## TL_UART
module TL_UART #(
    parameter [15:0] C_DEFAULT_BAUD_RATE = 16'd868,
    parameter C_DEFAULT_TX_ON = 1,
    parameter C_DEFAULT_RX_ON = 1,
    parameter C_TILELINK_ID_WIDTH = 1
) (
    input  wire                           uart_clock_i,
    input  wire                           uart_reset_i,
    input  wire [                    2:0] uart_a_opcode,
    input  wire [                    2:0] uart_a_param,
    input  wire [                    2:0] uart_a_size,
    input  wire [C_TILELINK_ID_WIDTH-1:0] uart_a_source,
    input  wire [                   11:0] uart_a_address,
    input  wire [                    3:0] uart_a_mask,
    input  wire [                   31:0] uart_a_data,
    input  wire                           uart_a_corrupt,
    input  wire                           uart_a_valid,
    output wire                           uart_a_ready,
    output wire [                    2:0] uart_d_opcode,
    output wire [                    1:0] uart_d_param,
    output wire [                    2:0] uart_d_size,
    output wire [C_TILELINK_ID_WIDTH-1:0] uart_d_source,
    output wire                           uart_d_denied,
    output wire [                   31:0] uart_d_data,
    output wire                           uart_d_corrupt,
    output wire                           uart_d_valid,
    input  wire                           uart_d_ready,
    input  wire                           UART_RX,
    output wire                           UART_TX,
    output wire                           UART_RX_IRQ,
    output wire                           UART_TX_IRQ
);
Size: ~1800 cells after synthesis, ~700 flip-flops, ~110 I/O pins, roughly 29000 um^2 of cells after synthesis.
export LEC_CHECK = 0
export ABC_AREA = 0
export CAP_MARGIN = 20
export CORE_MARGIN = 2
export CORE_UTILIZATION = 40
export CTS_CLUSTER_DIAMETER = 80
export CTS_CLUSTER_SIZE = 29
export GPL_ROUTABILITY_DRIVEN = 0
export GPL_TIMING_DRIVEN = 1
export MAX_ROUTING_LAYER = met5
export SETUP_SLACK_MARGIN = -0.26
export SLEW_MARGIN = 20
create_clock -name core_clock -period 8.0 [get_ports {uart_clock_i}]
run.sh (not shown) runs the stock make flow with config.mk's settings and CLKGATE_MAP_FILE=.
Next try:
- ABC_AREA: 0 -> default
- CORE_UTILIZATION: 40 -> 58
- CTS_CLUSTER_DIAMETER: 80 -> default
- CTS_CLUSTER_SIZE: 29 -> default
- GPL_ROUTABILITY_DRIVEN: 0 -> default
- GPL_TIMING_DRIVEN: 1 -> default
- MAX_ROUTING_LAYER: met5 -> default
- PLACE_DENSITY: default -> 0.6
- SETUP_SLACK_MARGIN: -0.26 -> default
- clock period: 8.0 -> 6.56 ns (I/O delays scaled with it)
Result:
- The changed run completed without violations
- sequential share of layout area falls by 1.4 points
- utilization is higher by 21 points
- cell count shrinks by 7.4%
- non-clock buffer count shrinks by 2
- clock power increases by 85%
- cell area climbs by about 2.2%
- power rises by about 43%
- area after synthesis stays the same
- setup slack is worse by 810 ps
Next try:
- CORE_UTILIZATION: 58 -> 69
- clock period: 6.56 -> 2.74 ns (I/O delays scaled with it)
- The changed run passed the timing, design-rule and antenna checks
- setup slack loses 2400 ps
- clock skew barely changes
- via count climbs by roughly a tenth
- clock power rose by well over a third
- worst hold slack is worse by 150 ps
- global-route usage came out higher by 8.2 points
- cell area rose by a few percent
- first-iteration DRC count grows by well over a third
- synthesized area does not change
- die area drops by about a fifth
- utilization is higher by 16 points
Next try:
- CORE_UTILIZATION: 69 -> 40
- clock period: 2.74 -> 4.73 ns (I/O delays scaled with it)
Effect:
- count of clock-buffer cells in the layout stays the same
- synthesized cell count does not change
- routed wire length is lower by a few percent


== oak ==
Starting RTL as in the previous note.
==> flow/config.mk <==
export PLATFORM = sky130hd
export DESIGN_NAME = TL_UART
export DESIGN_NICKNAME = TL_UART
export VERILOG_FILES = /design/flow/design.v
export SDC_FILE = /design/flow/constraint.sdc
export NUM_CORES = 4
export LEC_CHECK = 0
export CAP_MARGIN = 20
export CORE_MARGIN = 2
export CORE_UTILIZATION = 65
export CTS_CLUSTER_DIAMETER = 240
export PLACE_DENSITY = 0.6
export SLEW_MARGIN = 20
==> flow/constraint.sdc <==
create_clock -name core_clock -period 7.54 [get_ports {uart_clock_i}]
set_input_delay 1.5080 -clock core_clock [delete_from_list [all_inputs] [get_ports {uart_clock_i}]]
set_output_delay 1.5080 -clock core_clock [all_outputs]
set_load 0.01 [all_outputs]
## Diff of input files: pine against oak
Settings: a change of CORE_UTILIZATION from 65 to 64; a deleted CTS_CLUSTER_DIAMETER that had been 240; a change of the clock period (ns, I/O delays scaled along) from 7.54 to 3.33.
[summary]
- For pine, the critical path class was flip-flop to flip-flop, unlike oak, where it was primary input to flip-flop.
- Going from oak to pine, number of cells on the critical path moved up, count of plain and timing-repair buffers went up by 170%, switching part of the total power went up, total power shows an increase of 9800 uW.
Input changes introduced in birch (baseline for comparison: pine):
Settings: changing CORE_UTILIZATION from 64 to 26; changing the clock period (ns, I/O delays scaled along) from 3.33 to 10.1.
Notes after the runs:
Sequential power on birch is down relative to pine.
In the flow results for pine and birch, the multi-input gate share of the layout cell area is larger on pine.
Summary of birch over pine: area fraction in full adders, half adders and majority gates saw little to no change, design area saw an increase, count of inserted tapcells picked up an extra 888, clock network power share went up 2.2 points.
The inputs of maple differ from those of birch as listed below.
Settings: CORE_UTILIZATION: 26 -> 65.
## What came out
- Compared with birch, in maple biggest cell delay along the critical path went up, source-to-sink clock delay at the later pin of the worst-skew pair went down.
- Comparing birch against maple, there is no change at all in number of iterations in the first detailed-routing pass.
- Core utilization, birch and maple, higher one = maple.
- Lower placement-stage worst setup slack goes to birch over maple.
- maple against birch: non-clock buffer count in the final layout increased by 2.5% relative to the old numbers; maximum ir drop on the vdd rail increased by about 40% relative to the old numbers; detailed-route wire length decreased by 8.5% relative to the old numbers.
- The lower share of power burned in the clock network of birch and maple is in maple.
- Number of nets in the finished design: maple vs birch, no meaningful difference
- Between maple and birch, the combinational gate area does not differ in any meaningful way.
The inputs of cedar differ from those of maple as listed below.
Settings: CORE_UTILIZATION changed from 65 to 72; CAP_MARGIN changed from 20 to 0; the clock period (ns, I/O delays scaled along) changed from 10.1 to 2.63.
--- outcome ---
The combinational group share of total power in cedar was higher than what maple gave. Final design utilization was lower in the run labelled maple. maple and cedar: one clean run, maple; the rest did not finish clean. Compared with maple, cedar shows a lower worst hold margin. maple was smaller in final cell area than cedar.


TL_UART again, from the RTL that the note above started with.
Settings: LEC_CHECK=0, ABC_AREA=1, CAP_MARGIN=20, CORE_ASPECT_RATIO=0.69, CORE_MARGIN=2, CORE_UTILIZATION=72, CTS_CLUSTER_DIAMETER=394, PLACE_DENSITY=0.6, SETUP_SLACK_MARGIN=0.22, SLEW_MARGIN=20; clock period 2.63 ns.
The starting point finished with timing, DRC and antenna clean.
Next try:
--- a/flow/config.mk
+++ b/flow/config.mk
@@ -8,9 +8,6 @@
 export ABC_AREA = 1
 export CAP_MARGIN = 20
-export CORE_ASPECT_RATIO = 0.69
 export CORE_MARGIN = 2
-export CORE_UTILIZATION = 72
-export CTS_CLUSTER_DIAMETER = 394
+export CORE_UTILIZATION = 65
 export PLACE_DENSITY = 0.6
-export SETUP_SLACK_MARGIN = 0.22
 export SLEW_MARGIN = 20
==> flow/constraint.sdc (replaced) <==
create_clock -name core_clock -period 5.79 [get_ports {uart_clock_i}]
set_input_delay 1.1580 -clock core_clock [delete_from_list [all_inputs] [get_ports {uart_clock_i}]]
set_output_delay 1.1580 -clock core_clock [all_outputs]
set_load 0.01 [all_outputs]
After rerunning: Setup slack improved by 2100 ps; non-clock buffer count came out lower by 153; clock power came out lower by well over a third; combinational power came out lower by well over a third; routed wire length came out lower by roughly a tenth; global-route usage came out lower by 6.6 points; utilization came out lower by 11 points.
Next try:
--- a/flow/config.mk
+++ b/flow/config.mk
@@ -6,8 +6,8 @@
 export NUM_CORES = 4
 export LEC_CHECK = 0
-export ABC_AREA = 1
 export CAP_MARGIN = 20
 export CORE_MARGIN = 2
-export CORE_UTILIZATION = 65
+export CORE_UTILIZATION = 72
 export PLACE_DENSITY = 0.6
+export SETUP_SLACK_MARGIN = 0.22
 export SLEW_MARGIN = 20
==> flow/constraint.sdc (replaced) <==
create_clock -name core_clock -period 2.63 [get_ports {uart_clock_i}]
set_input_delay 0.5260 -clock core_clock [delete_from_list [all_inputs] [get_ports {uart_clock_i}]]
set_output_delay 0.5260 -clock core_clock [all_outputs]
set_load 0.01 [all_outputs]
The new run ran to the end with violations: setup timing.
Setup slack loses 2400 ps.
Final cell count came out lower by 24%.
Count of clock-buffer cells in the layout came out lower by 7.
First-iteration DRC count climbs by 40%.
Non-clock buffer count increases by 239.
Routed wire length grows by 36%.
Synthesized area is lower by 3.8%.
Register-to-register slack degrades by 2500 ps.
Next try:
--- a/flow/config.mk
+++ b/flow/config.mk
@@ -6,8 +6,8 @@
 export NUM_CORES = 4
 export LEC_CHECK = 0
-export CAP_MARGIN = 20
+export CAP_MARGIN = 15
 export CORE_MARGIN = 2
 export CORE_UTILIZATION = 72
-export PLACE_DENSITY = 0.6
-export SETUP_SLACK_MARGIN = 0.22
+export HOLD_SLACK_MARGIN = -0.06
+export PLACE_DENSITY = 0.64
 export SLEW_MARGIN = 20
Outcome:
- The changed run finished with setup timing left
- power falls by 1.0%
- routed wire length falls by 21%
- fmax rises by 4.9%
Next try:
--- a/flow/config.mk
+++ b/flow/config.mk
@@ -6,8 +6,12 @@
 export NUM_CORES = 4
 export LEC_CHECK = 0
-export CAP_MARGIN = 15
+export ABC_AREA = 1
+export CAP_MARGIN = 20
+export CORE_ASPECT_RATIO = 0.69
 export CORE_MARGIN = 2
 export CORE_UTILIZATION = 72
-export HOLD_SLACK_MARGIN = -0.06
-export PLACE_DENSITY = 0.64
+export CTS_CLUSTER_DIAMETER = 394
+export CTS_CLUSTER_SIZE = 10
+export PLACE_DENSITY = 0.6
+export SETUP_SLACK_MARGIN = 0.74
 export SLEW_MARGIN = 20
Result: Now the flow ran to the end with no violations; global-route usage is higher by 4.2 points; via count is higher by 39%; register-to-register slack improves by 190 ps; non-clock buffer count is higher by 24; total power is higher by about 3.2%; routed wire length is higher by 26%; cell count is higher by 40%; utilization is higher by 3.5 points; flip-flop count is unchanged; synthesized area is higher by about 4%.
Next try:
==> flow/config.mk (replaced) <==
export PLATFORM = sky130hd
export DESIGN_NAME = TL_UART
export DESIGN_NICKNAME = TL_UART
export VERILOG_FILES = /design/flow/design.v
export SDC_FILE = /design/flow/constraint.sdc
export NUM_CORES = 4
export LEC_CHECK = 0
export CAP_MARGIN = 20
export CORE_MARGIN = 2
export CORE_UTILIZATION = 72
export PLACE_DENSITY_LB_ADDON = 0.01
export SETUP_SLACK_MARGIN = 0.58
export SLEW_MARGIN = 20
This time the run completed, yet does not pass: setup timing.
Design area shrinks by 0.61%.
Maximum frequency decreases by 20%.
Worst setup slack degrades by 620 ps.
Flip-flop count does not change.
Final cell count is lower by 28%.
Wire length rises by 20%.
Non-clock buffer count drops by 5.
Area after synthesis drops by 3.8%.


build 46:
TL_UART again, from the RTL that the note above started with.
clock: 4.06 ns
lec_check: 0
cap_margin: 25
core_aspect_ratio: 0.97
core_margin: 2
core_utilization: 72
cts_cluster_diameter: 377
cts_cluster_size: 14
hold_slack_margin: 0.29
max_routing_layer: met5
place_density: 0.78
setup_slack_margin: -0.24
slew_margin: 20
Here is what was changed in the inputs of build 76 compared with build 46.
Settings: swapping met5 for met4 in MAX_ROUTING_LAYER; putting PLACE_DENSITY_LB_ADDON at 0.01 where nothing was set; clearing HOLD_SLACK_MARGIN, which used to be 0.29; swapping -0.24 for 0.76 in SETUP_SLACK_MARGIN; clearing PLACE_DENSITY, which used to be 0.78; swapping 14 for 39 in CTS_CLUSTER_SIZE; clearing CTS_CLUSTER_DIAMETER, which used to be 377; swapping 4.06 for 2.63 in the clock period (ns, I/O delays scaled along).
Notes after the runs:
Flow for build 76 halted at clock tree synthesis, error code DPL-0033.
From build 46 to build 76, area fraction in and, or, nand and nor cells after synthesis did not move at all.
Build 76 vs. build 46: synthesized cell count saw little to no change, worst setup slack before clock tree synthesis saw a decrease.
Build 76 vs. build 46: area of the core level; xor-xnor portion of the synthesized cell area level.
The share of flip-flops with an asynchronous set or reset on build 46 is in line with that on build 76.
On total cell area reported by yosys after synthesis, build 76 and build 46 are basically level.
On final estimated routing congestion in global placement, the higher figure sits with build 76, not build 46.
Inputs modified between build 76 and build 28:
Settings: SETUP_SLACK_MARGIN no longer set, was 0.76; CORE_UTILIZATION now 66, was 72; PLACE_DENSITY_LB_ADDON no longer set, was 0.01; the clock period (ns, I/O delays scaled along) now 5.15, was 2.63.
--- outcome ---
- Build 28 went all the way through synthesis, placement and routing and the layout is clean on timing, DRC and antenna.
- Build 28 against build 76: placeable core region now larger; horizontal die dimension now larger; cell total after placement lower; half-perimeter wire length after detailed placement moved down.
- The floorplan row count number comes out higher for build 28 vs build 76.
- Build 28 vs build 76 on die area: build 28 is the higher one.
- NOTE final weighted congestion in routability-driven placement build 76->build 28 decreased by a little under 10%


Setup of the baseline:
Starting RTL as in the previous note.
Settings: LEC_CHECK=0, ABC_AREA=0, CAP_MARGIN=15, CORE_MARGIN=10, CORE_UTILIZATION=56, CTS_CLUSTER_SIZE=89, GPL_TIMING_DRIVEN=1, PLACE_DENSITY_LB_ADDON=0.19, SLEW_MARGIN=20; clock period 4.04 ns.
### the baseline -> the candidate
# the baseline
export LEC_CHECK = 0
export ABC_AREA = 0
export CAP_MARGIN = 15
export CORE_MARGIN = 10
export CORE_UTILIZATION = 56
export CTS_CLUSTER_SIZE = 89
export GPL_TIMING_DRIVEN = 1
export PLACE_DENSITY_LB_ADDON = 0.19
export SLEW_MARGIN = 20
create_clock -name core_clock -period 4.04 [get_ports {uart_clock_i}]
# the candidate
export LEC_CHECK = 0
export CAP_MARGIN = 20
export CORE_MARGIN = 2
export CORE_UTILIZATION = 40
export PLACE_DENSITY = 0.6
export SLEW_MARGIN = 20
create_clock -name core_clock -period 8.0 [get_ports {uart_clock_i}]
## What came out
Comparing the candidate and the baseline, total of fill cells in the finished design is lower on the baseline.
Compared with the baseline, the candidate instantiates a larger number of standard cells.
The baseline and the candidate ended up with roughly the same final instance area.
Met2 usage: the candidate vs the baseline down 5.5 points
Measured against each other, the candidate and the baseline differ in aggregate global-route resource usage, the lower figure coming from the candidate.
Compare the candidate and the baseline | fraction of the core area occupied by cells at floorplan lower: the candidate
Re largest net degree at the start of global routing: the candidate is 3 down on the baseline.
Comparing worst hold slack after final layout for the candidate and the baseline, the bigger number came from the baseline.
~same register share of the cell area in the candidate and the baseline


Starting RTL as in the previous note.
Settings: LEC_CHECK=0, CAP_MARGIN=15, CORE_ASPECT_RATIO=0.97, CORE_MARGIN=2, CORE_UTILIZATION=72, CTS_CLUSTER_SIZE=39, HOLD_SLACK_MARGIN=0.3, MAX_ROUTING_LAYER=met4, PLACE_DENSITY=0.65, SETUP_SLACK_MARGIN=-0.26, SLEW_MARGIN=20; clock period 2.67 ns.
The baseline ran to the end with violations: setup timing.
Next try:
--- a/flow/config.mk
+++ b/flow/config.mk
@@ -8,2 +8 @@
-export CAP_MARGIN = 15
-export CORE_ASPECT_RATIO = 0.97
+export CAP_MARGIN = 20
@@ -12,5 +11,2 @@
-export CTS_CLUSTER_SIZE = 39
-export HOLD_SLACK_MARGIN = 0.3
-export MAX_ROUTING_LAYER = met4
-export PLACE_DENSITY = 0.65
-export SETUP_SLACK_MARGIN = -0.26
+export PLACE_DENSITY_LB_ADDON = 0.01
+export SETUP_SLACK_MARGIN = 0.6
==> flow/constraint.sdc (replaced) <==
create_clock -name core_clock -period 2.75 [get_ports {uart_clock_i}]
set_input_delay 0.5500 -clock core_clock [delete_from_list [all_inputs] [get_ports {uart_clock_i}]]
set_output_delay 0.5500 -clock core_clock [all_outputs]
set_load 0.01 [all_outputs]
After rerunning: The new run finished but failed the layout checks on setup timing; first-iteration DRC count is higher by 38%; synthesized cell count stays the same; setup slack gets worse by 0.18 ns; final area is higher by about 6%; core utilization is higher by 5.1 points; wire length is higher by 41%; non-clock buffer count is higher by 37.
Next try:
--- a/flow/config.mk
+++ b/flow/config.mk
@@ -11,2 +11,2 @@
-export PLACE_DENSITY_LB_ADDON = 0.01
-export SETUP_SLACK_MARGIN = 0.6
+export PLACE_DENSITY = 0.37
+export SETUP_SLACK_MARGIN = 0.34
==> flow/constraint.sdc (replaced) <==
create_clock -name core_clock -period 2.63 [get_ports {uart_clock_i}]
set_input_delay 0.5260 -clock core_clock [delete_from_list [all_inputs] [get_ports {uart_clock_i}]]
set_output_delay 0.5260 -clock core_clock [all_outputs]
set_load 0.01 [all_outputs]
The new run completed, yet does not pass: setup timing; die size is unchanged; utilization climbs by 0.36 points; via count increases by 0.63%; register-to-register slack loses 0.12 ns; synthesized area stays the same; design area came out higher by 0.40%; sequential share of layout area goes down by 0.23 points; cell count rises by 0.44%; wire length rises by 0.80%; setup slack got worse by 0.12 ns; power rises by 5.5%.
No activity file was given, so power comes from the tool's default toggle rates.
